==> run a <==
## DotProduct
module DotProduct(  
  input         clock,  
  input  [7:0]  io_a_0,
  input  [7:0]  io_a_1,
  input  [7:0]  io_a_2,
  input  [7:0]  io_a_3,
  input  [7:0]  io_a_4,
  input  [7:0]  io_a_5,
  input  [7:0]  io_a_6,
  input  [7:0]  io_a_7,
  input  [7:0]  io_a_8,
  input  [7:0]  io_a_9,
  input  [7:0]  io_a_10,
  input  [7:0]  io_a_11,
  input  [7:0]  io_a_12,
  input  [7:0]  io_a_13,
  input  [7:0]  io_a_14,
  input  [7:0]  io_a_15,
  input  [7:0]  io_b_0,  
  input  [7:0]  io_b_1,  
  input  [7:0]  io_b_2,  
  input  [7:0]  io_b_3,  
  input  [7:0]  io_b_4,  
  input  [7:0]  io_b_5,  
  input  [7:0]  io_b_6,  
  input  [7:0]  io_b_7,  
  input  [7:0]  io_b_8,  
  input  [7:0]  io_b_9,  
  input  [7:0]  io_b_10,  
  input  [7:0]  io_b_11,  
  input  [7:0]  io_b_12,  
  input  [7:0]  io_b_13,  
  input  [7:0]  io_b_14,  
  input  [7:0]  io_b_15,  
  output [20:0] io_y  
);
Settings: LEC_CHECK=0, ABC_AREA=1, CAP_MARGIN=5, CORE_ASPECT_RATIO=0.86, CORE_MARGIN=2, CORE_UTILIZATION=58, GPL_TIMING_DRIVEN=1, PLACE_DENSITY_LB_ADDON=0.1, SETUP_SLACK_MARGIN=-0.31, SLEW_MARGIN=40; clock period 3.09 ns.
run.sh (not shown) runs the stock make flow with config.mk's settings and CLKGATE_MAP_FILE=.
==> run b: changes against run a <==
CAP_MARGIN = 20   (was 5)
CORE_ASPECT_RATIO = default   (was 0.86)
CORE_UTILIZATION = 72   (was 58)
CTS_CLUSTER_DIAMETER = 261   (was default)
CTS_CLUSTER_SIZE = 99   (was default)
GPL_TIMING_DRIVEN = default   (was 1)
PLACE_DENSITY_LB_ADDON = default   (was 0.1)
SETUP_SLACK_MARGIN = default   (was -0.31)
SLEW_MARGIN = 20   (was 40)
==> flow/constraint.sdc (replaced) <==
create_clock -name core_clock -period 1.34 [get_ports {clock}]
set_input_delay 0.2680 -clock core_clock [delete_from_list [all_inputs] [get_ports {clock}]]
set_output_delay 0.2680 -clock core_clock [all_outputs]
set_load 0.01 [all_outputs]
==> run c: changes against run a <==
ABC_AREA = default   (was 1)
CAP_MARGIN = 20   (was 5)
CORE_ASPECT_RATIO = default   (was 0.86)
CORE_UTILIZATION = 40   (was 58)
GPL_TIMING_DRIVEN = default   (was 1)
PLACE_DENSITY_LB_ADDON = default   (was 0.1)
SETUP_SLACK_MARGIN = default   (was -0.31)
SLEW_MARGIN = 20   (was 40)
==> flow/constraint.sdc (replaced) <==
create_clock -name core_clock -period 4.77 [get_ports {clock}]
set_input_delay 0.9540 -clock core_clock [delete_from_list [all_inputs] [get_ports {clock}]]
set_output_delay 0.9540 -clock core_clock [all_outputs]
set_load 0.01 [all_outputs]
==> job_summary.md <==
### Flow metrics

| Metric | Value |
|---|---|
| Tool Error | `[ERROR GRT-0116] Global routing finished with congestion. Check the congestion regions in the DRC Viewer.` |
| Cell Area, Synth | `73100 um^2` |
| Synth Area in Simple Gates | `0.194` |
| CTS H-tree depth | `1` |
| Failed at | `5_1_grt` |
| Outcome | `did not finish` |
| Placement Rows | `116` |
| Yosys xor share | `0.0344` |
| DIE WIDTH | `323 um` |
| Yosys synthesis chip area | `73100 um^2` |
-- figures above: run b

==> job_summary.md <==
### Flow metrics

| Metric | Value |
|---|---|
| Outcome | `failed layout checks` |
| Blocking Checks | `setup timing` |
| DIE WIDTH | `387 um` |
| Synth Area in Simple Gates | `0.194` |
| CTS H-tree depth | `3` |
| # setup viols final | `193` |
| Fin worst setup slack | `-743 ps` |
| Yosys synthesis chip area | `73100 um^2` |
-- figures above: run a

==> job_summary.md <==
### Flow metrics

| Metric | Value |
|---|---|
| Placement Rows | `149` |
| Cell Area, Synth | `66300 um^2` |
| Critical Path Start | `a_3_0.rB[0]$_DFF_P_` |
| Input/output buffers | `277` |
| Outcome | `timing/DRC/antenna clean` |
| DIE WIDTH | `411 um` |
| Yosys synthesis chip area | `66300 um^2` |
| Detailed router's first-iteration violation count | `1958` |
| Clock Tree Buf Depth | `3` |
| Met2 Use GR | `0.268` |
| PwrDens | `688 nW/um^2` |
| CTS H-tree depth | `3` |
| Synth Area in Simple Gates | `0.144` |
-- figures above: run c


==> inputs of trial 33 <==
Starting RTL as in the previous note.
Settings: LEC_CHECK=0, ABC_AREA=1, CAP_MARGIN=20, CELL_PAD_IN_SITES_GLOBAL_PLACEMENT=3, CORE_MARGIN=3, CORE_UTILIZATION=40, CTS_CLUSTER_DIAMETER=54, MIN_ROUTING_LAYER=met2, PLACE_DENSITY_LB_ADDON=0.04, SLEW_MARGIN=0; clock period 4.94 ns.
==> trial 45: changes against trial 33 <==
ABC_AREA = default   (was 1)
CELL_PAD_IN_SITES_GLOBAL_PLACEMENT = default   (was 3)
CORE_MARGIN = 2   (was 3)
CORE_UTILIZATION = 62   (was 40)
CTS_CLUSTER_DIAMETER = default   (was 54)
MIN_ROUTING_LAYER = default   (was met2)
PLACE_DENSITY_LB_ADDON = default   (was 0.04)
SLEW_MARGIN = 20   (was 0)
==> flow/constraint.sdc (replaced) <==
create_clock -name core_clock -period 5.22 [get_ports {clock}]
set_input_delay 1.0440 -clock core_clock [delete_from_list [all_inputs] [get_ports {clock}]]
set_output_delay 1.0440 -clock core_clock [all_outputs]
set_load 0.01 [all_outputs]
==> build 91: changes against trial 33 <==
CELL_PAD_IN_SITES_GLOBAL_PLACEMENT = default   (was 3)
CORE_ASPECT_RATIO = 0.5   (was default)
CORE_MARGIN = 2   (was 3)
CORE_UTILIZATION = 72   (was 40)
CTS_CLUSTER_DIAMETER = 261   (was 54)
CTS_CLUSTER_SIZE = 99   (was default)
MIN_ROUTING_LAYER = default   (was met2)
PLACE_DENSITY_LB_ADDON = default   (was 0.04)
SLEW_MARGIN = 20   (was 0)
TNS_END_PERCENT = 5   (was default)
==> flow/constraint.sdc (replaced) <==
create_clock -name core_clock -period 1.25 [get_ports {clock}]
set_input_delay 0.2500 -clock core_clock [delete_from_list [all_inputs] [get_ports {clock}]]
set_output_delay 0.2500 -clock core_clock [all_outputs]
set_load 0.01 [all_outputs]
==> qor summary <==
	trial 45	trial 33	build 91
Total placed instance area	70820 um^2	77920 um^2	85350 um^2
Total clock network power	6510 uW	8840 uW	-
Worst setup SP type	flop	flop	-
Layout Skew	27.45 ps	28.63 ps	-
Share of the final layout cell area in multi-input gates	61.80%	57.20%	-
Overall power after layout	46770 uW	56060 uW	-
Via total after detailed routing	45145	77827	-
Per-instance average area after synthesis	9.629 um^2	7.526 um^2	7.526 um^2
Number of failing setup endpoints in the final timing report	0	0	-
Final period util	94.02%	92.51%	-
End point of the critical path	io_y[20]	io_y[14]	-
Power Density	632.6 nW/um^2	682.6 nW/um^2	-
AND/OR/NAND/NOR Cells, Area Fraction	14.45%	19.37%	19.37%
Launch point of the worst hold path	a_1_2.rA[0]	a_0_5.rA[0]	-
Max Used Layer	met4	met5	-
Clock network fraction of total power	13.9%	15.8%	-
Share of power burned in registers	20.2%	18.1%	-
Logic area	45690 um^2	46970 um^2	-
Endpoints failing hold	0	0	-
Resize count post-CTS	0	0	527
Outcome	timing/DRC/antenna clean	timing/DRC/antenna clean	did not finish
Last stage reached	-	-	global routing (5_1_grt)
Clock insertion delay at the later pin of the skew report	680 ps	800 ps	-
Starting DRT DRC Count	1904	7929	-
GP Congestion	0.8770	0.8930	0.9273

==> raven <==
DotProduct again, from the RTL that the note above started with.
Design DotProduct, start of the top module:
module DotProduct(  
  input         clock,  
  input  [7:0]  io_a_0,
  input  [7:0]  io_a_1,
  input  [7:0]  io_a_2,
  input  [7:0]  io_a_3,
  input  [7:0]  io_a_4,
  input  [7:0]  io_a_5,
  input  [7:0]  io_a_6,
  input  [7:0]  io_a_7,
  input  [7:0]  io_a_8,
  input  [7:0]  io_a_9,
  input  [7:0]  io_a_10,
  input  [7:0]  io_a_11,
  input  [7:0]  io_a_12,
  input  [7:0]  io_a_13,
  input  [7:0]  io_a_14,
  input  [7:0]  io_a_15,
  input  [7:0]  io_b_0,  
  input  [7:0]  io_b_1,  
  input  [7:0]  io_b_2,  
  input  [7:0]  io_b_3,  
  input  [7:0]  io_b_4,  
  input  [7:0]  io_b_5,  
  input  [7:0]  io_b_6,  
  input  [7:0]  io_b_7,  
  input  [7:0]  io_b_8,  
  input  [7:0]  io_b_9,  
  input  [7:0]  io_b_10,  
  input  [7:0]  io_b_11,  
  input  [7:0]  io_b_12,  
  input  [7:0]  io_b_13,  
  input  [7:0]  io_b_14,  
  input  [7:0]  io_b_15,  
  output [20:0] io_y  
);
  wire  m_0_clock;  
  wire [7:0] m_0_io_a;  
  wire [7:0] m_0_io_b;  
  wire [15:0] m_0_io_c;  
  wire [16:0] m_0_io_y;  
  wire  m_1_clock;  
  wire [7:0] m_1_io_a;  
  ...
clock: 4.08 ns
lec_check: 0
cap_margin: 10
core_margin: 2
core_utilization: 72
cts_cluster_diameter: 29
hold_slack_margin: -0.09
max_routing_layer: met4
setup_slack_margin: 1.19
slew_margin: 20
==> inputs of zinc, as changes to raven <==
==> flow/config.mk (replaced) <==
export PLATFORM = sky130hd
export DESIGN_NAME = DotProduct
export DESIGN_NICKNAME = DotProduct
export VERILOG_FILES = /design/flow/design.v
export SDC_FILE = /design/flow/constraint.sdc
export NUM_CORES = 4
export LEC_CHECK = 0
export CAP_MARGIN = 30
export CORE_MARGIN = 2
export CORE_UTILIZATION = 72
export CTS_CLUSTER_DIAMETER = 30
export HOLD_SLACK_MARGIN = 0.06
export MAX_ROUTING_LAYER = met4
export SLEW_MARGIN = 20
==> flow/constraint.sdc (replaced) <==
create_clock -name core_clock -period 3.79 [get_ports {clock}]
set_input_delay 0.7580 -clock core_clock [delete_from_list [all_inputs] [get_ports {clock}]]
set_output_delay 0.7580 -clock core_clock [all_outputs]
set_load 0.01 [all_outputs]
==> inputs of onyx, as changes to raven <==
==> flow/config.mk (replaced) <==
export PLATFORM = sky130hd
export DESIGN_NAME = DotProduct
export DESIGN_NICKNAME = DotProduct
export VERILOG_FILES = /design/flow/design.v
export SDC_FILE = /design/flow/constraint.sdc
export NUM_CORES = 4
export LEC_CHECK = 0
export ABC_AREA = 1
export CAP_MARGIN = 20
export CORE_MARGIN = 2
export CORE_UTILIZATION = 65
export SLEW_MARGIN = 20
==> flow/constraint.sdc (replaced) <==
create_clock -name core_clock -period 1.34 [get_ports {clock}]
set_input_delay 0.2680 -clock core_clock [delete_from_list [all_inputs] [get_ports {clock}]]
set_output_delay 0.2680 -clock core_clock [all_outputs]
set_load 0.01 [all_outputs]
==> summary of the runs <==
Against onyx, the via count of raven is smaller by 29%. raven reached the layout checks and failed them: setup timing. onyx reached the layout checks and failed them: setup timing. zinc stopped in global routing, error ODB-0269. Between raven and onyx, the lower register-to-register slack is in onyx (gap 4000 ps). Of raven and onyx, onyx has the higher combinational power (gap about 80%, measured against onyx). In total power, onyx is at 3.6 times the value of raven. Against zinc, the die area of onyx is higher by about 22%. Of raven and onyx, raven has the higher utilization (gap 2.9 points). Of onyx and raven, onyx has the higher clock power (gap about 80%, measured against raven). The sequential power of onyx is 3.0 times that of raven.
==> figures <==
metric                                                                            onyx                       raven            zinc
Final Hold Vio Count                                                                 0                           0               -
MI comb cells                                                                     6040                        4676               -
Run status                                                  complete, but fails checks  complete, but fails checks  did not finish
Last stage reached                                                                   -                           -  global routing
Layout check failures                                                     setup timing                setup timing               -
Endpoint, Worst Hold                                                         m_6.rA[2]                 a_2_1.rA[0]               -
Critical path data arrival time                                                6410 ps                     5230 ps               -
Standard-cell row count                                                            122                         111             111
Post-layout net count                                                            13000                        9471               -
Sw Share                                                                         50.0%                       44.9%               -
Fin. max-slew vios                                                                   0                           0               -
Int Pwr                                                                      143000 µW                    43800 µW               -
CP required                                                                    1960 ps                     4770 ps               -
Post-detail-place hpwl                                                       151000 µm                   115000 µm       119000 µm
Total CTS buffers                                                                   86                         165             162
Synth-to-Final Area Change                                                       34.2%                       25.8%               -
Post-synthesis cell count from yosys                                              9707                        6888            6888
Violation count after the first detailed-routing iteration                        7971                        4307               -
Clock-pin slew on the worst setup and hold paths                                 70 ps                       50 ps               -

==> delta <==
Starting RTL as in the previous note.
export LEC_CHECK = 0
export CAP_MARGIN = 30
export CORE_MARGIN = 2
export CORE_UTILIZATION = 72
export GPL_TIMING_DRIVEN = 1
export SLEW_MARGIN = 40
create_clock -name core_clock -period 4.12 [get_ports {clock}]
==> cedar: changes against delta <==
--- a/flow/config.mk
+++ b/flow/config.mk
@@ -6,7 +6,6 @@
 export NUM_CORES = 4
 export LEC_CHECK = 0
-export CAP_MARGIN = 30
+export CAP_MARGIN = 20
 export CORE_MARGIN = 2
-export CORE_UTILIZATION = 72
-export GPL_TIMING_DRIVEN = 1
-export SLEW_MARGIN = 40
+export CORE_UTILIZATION = 8
+export SLEW_MARGIN = 20
==> flow/constraint.sdc (replaced) <==
create_clock -name core_clock -period 5.84 [get_ports {clock}]
set_input_delay 1.1680 -clock core_clock [delete_from_list [all_inputs] [get_ports {clock}]]
set_output_delay 1.1680 -clock core_clock [all_outputs]
set_load 0.01 [all_outputs]
==> amber: changes against delta <==
--- a/flow/config.mk
+++ b/flow/config.mk
@@ -9,4 +9,5 @@
 export CORE_MARGIN = 2
 export CORE_UTILIZATION = 72
-export GPL_TIMING_DRIVEN = 1
-export SLEW_MARGIN = 40
+export CTS_CLUSTER_DIAMETER = 29
+export MAX_ROUTING_LAYER = met4
+export SLEW_MARGIN = 20
==> flow/constraint.sdc (replaced) <==
create_clock -name core_clock -period 3.79 [get_ports {clock}]
set_input_delay 0.7580 -clock core_clock [delete_from_list [all_inputs] [get_ports {clock}]]
set_output_delay 0.7580 -clock core_clock [all_outputs]
set_load 0.01 [all_outputs]
==> summary of the runs <==
amber failed in 5_1_grt. delta ran to the end with violations: setup timing. cedar produced a clean layout.
In area after synthesis, delta and amber do not differ.
In cedar the combinational power is lower than in delta, by about 40%.
In delta the final cell count is smaller than in cedar, by 50%.
Worst setup slack: cedar is higher than delta (0.72 ns).
Clock power: delta is higher than cedar (about 16%).
In delta the sequential share of layout area is higher than in cedar, by 1.5 points.
Sequential cell count is the same in cedar and delta.
Clock skew: cedar is higher than delta (0.040 ns).
Against cedar, the first-iteration DRC count of delta is larger by about 90%.
Synthesized cell count is the same in cedar and amber.

==> v10 <==
DotProduct again, from the RTL that the note above started with.
==> flow/config.mk <==
export PLATFORM = sky130hd
export DESIGN_NAME = DotProduct
export DESIGN_NICKNAME = DotProduct
export VERILOG_FILES = /design/flow/design.v
export SDC_FILE = /design/flow/constraint.sdc
export NUM_CORES = 4
export LEC_CHECK = 0
export CAP_MARGIN = 5
export CORE_MARGIN = 5
export CORE_UTILIZATION = 15
export GPL_TIMING_DRIVEN = 1
export PLACE_DENSITY = 0.53
export SLEW_MARGIN = 40
==> flow/constraint.sdc <==
create_clock -name core_clock -period 6.59 [get_ports {clock}]
set_input_delay 1.3180 -clock core_clock [delete_from_list [all_inputs] [get_ports {clock}]]
set_output_delay 1.3180 -clock core_clock [all_outputs]
set_load 0.01 [all_outputs]
==> v34 (differences from v10) <==
--- a/flow/config.mk
+++ b/flow/config.mk
@@ -7,7 +7,11 @@
 export LEC_CHECK = 0
+export ABC_AREA = 1
 export CAP_MARGIN = 5
-export CORE_MARGIN = 5
-export CORE_UTILIZATION = 15
+export CORE_MARGIN = 2
+export CORE_UTILIZATION = 72
+export CTS_CLUSTER_DIAMETER = 253
 export GPL_TIMING_DRIVEN = 1
-export PLACE_DENSITY = 0.53
+export HOLD_SLACK_MARGIN = 0.29
+export MAX_ROUTING_LAYER = met4
+export PLACE_DENSITY = 0.65
 export SLEW_MARGIN = 40
==> flow/constraint.sdc (replaced) <==
create_clock -name core_clock -period 3.77 [get_ports {clock}]
set_input_delay 0.7540 -clock core_clock [delete_from_list [all_inputs] [get_ports {clock}]]
set_output_delay 0.7540 -clock core_clock [all_outputs]
set_load 0.01 [all_outputs]
==> v22 (differences from v10) <==
--- a/flow/config.mk
+++ b/flow/config.mk
@@ -7,7 +7,6 @@
 export LEC_CHECK = 0
-export CAP_MARGIN = 5
-export CORE_MARGIN = 5
-export CORE_UTILIZATION = 15
-export GPL_TIMING_DRIVEN = 1
-export PLACE_DENSITY = 0.53
+export CAP_MARGIN = 20
+export CORE_MARGIN = 2
+export CORE_UTILIZATION = 40
+export MIN_ROUTING_LAYER = met2
 export SLEW_MARGIN = 40
==> flow/constraint.sdc (replaced) <==
create_clock -name core_clock -period 5.0 [get_ports {clock}]
set_input_delay 1.0000 -clock core_clock [delete_from_list [all_inputs] [get_ports {clock}]]
set_output_delay 1.0000 -clock core_clock [all_outputs]
set_load 0.01 [all_outputs]
==> qor summary <==
| item | v34 | v10 | v22 |
|---|---|---|---|
| Routed wire length | - | 170 mm | 148 mm |
| Clock skew | - | 0.0651 ns | 0.0469 ns |
| Result of the run | did not finish | timing/DRC/antenna clean | timing/DRC/antenna clean |
| Stage where the flow stopped | global routing (5_1_grt) | - | - |
| Critical path buffers and inverters | - | 2 | 2 |
| Total power of the final layout | - | 0.0391 W | 0.0499 W |
| ClkCell Share | - | 4.54% | 4.10% |
| Area used by sequential logic in the layout | - | 0.0152 mm² | 0.0152 mm² |
| Violation count after the first detailed-route iteration | - | 1549 | 6272 |
| Critical Path Fanout Max | - | 4 | 4 |
| Cts bufs inserted | 90 | 104 | 92 |
| RD Place Congestion | 0.963 | 0.787 | 0.898 |
| Post-Synth AOI/OAI Area | 4.70% | 8.13% | 8.13% |
| Sort of element at the end of the critical path | - | primary output | primary output |
Power figures rest on the tool's default switching activity, not on a simulated workload.
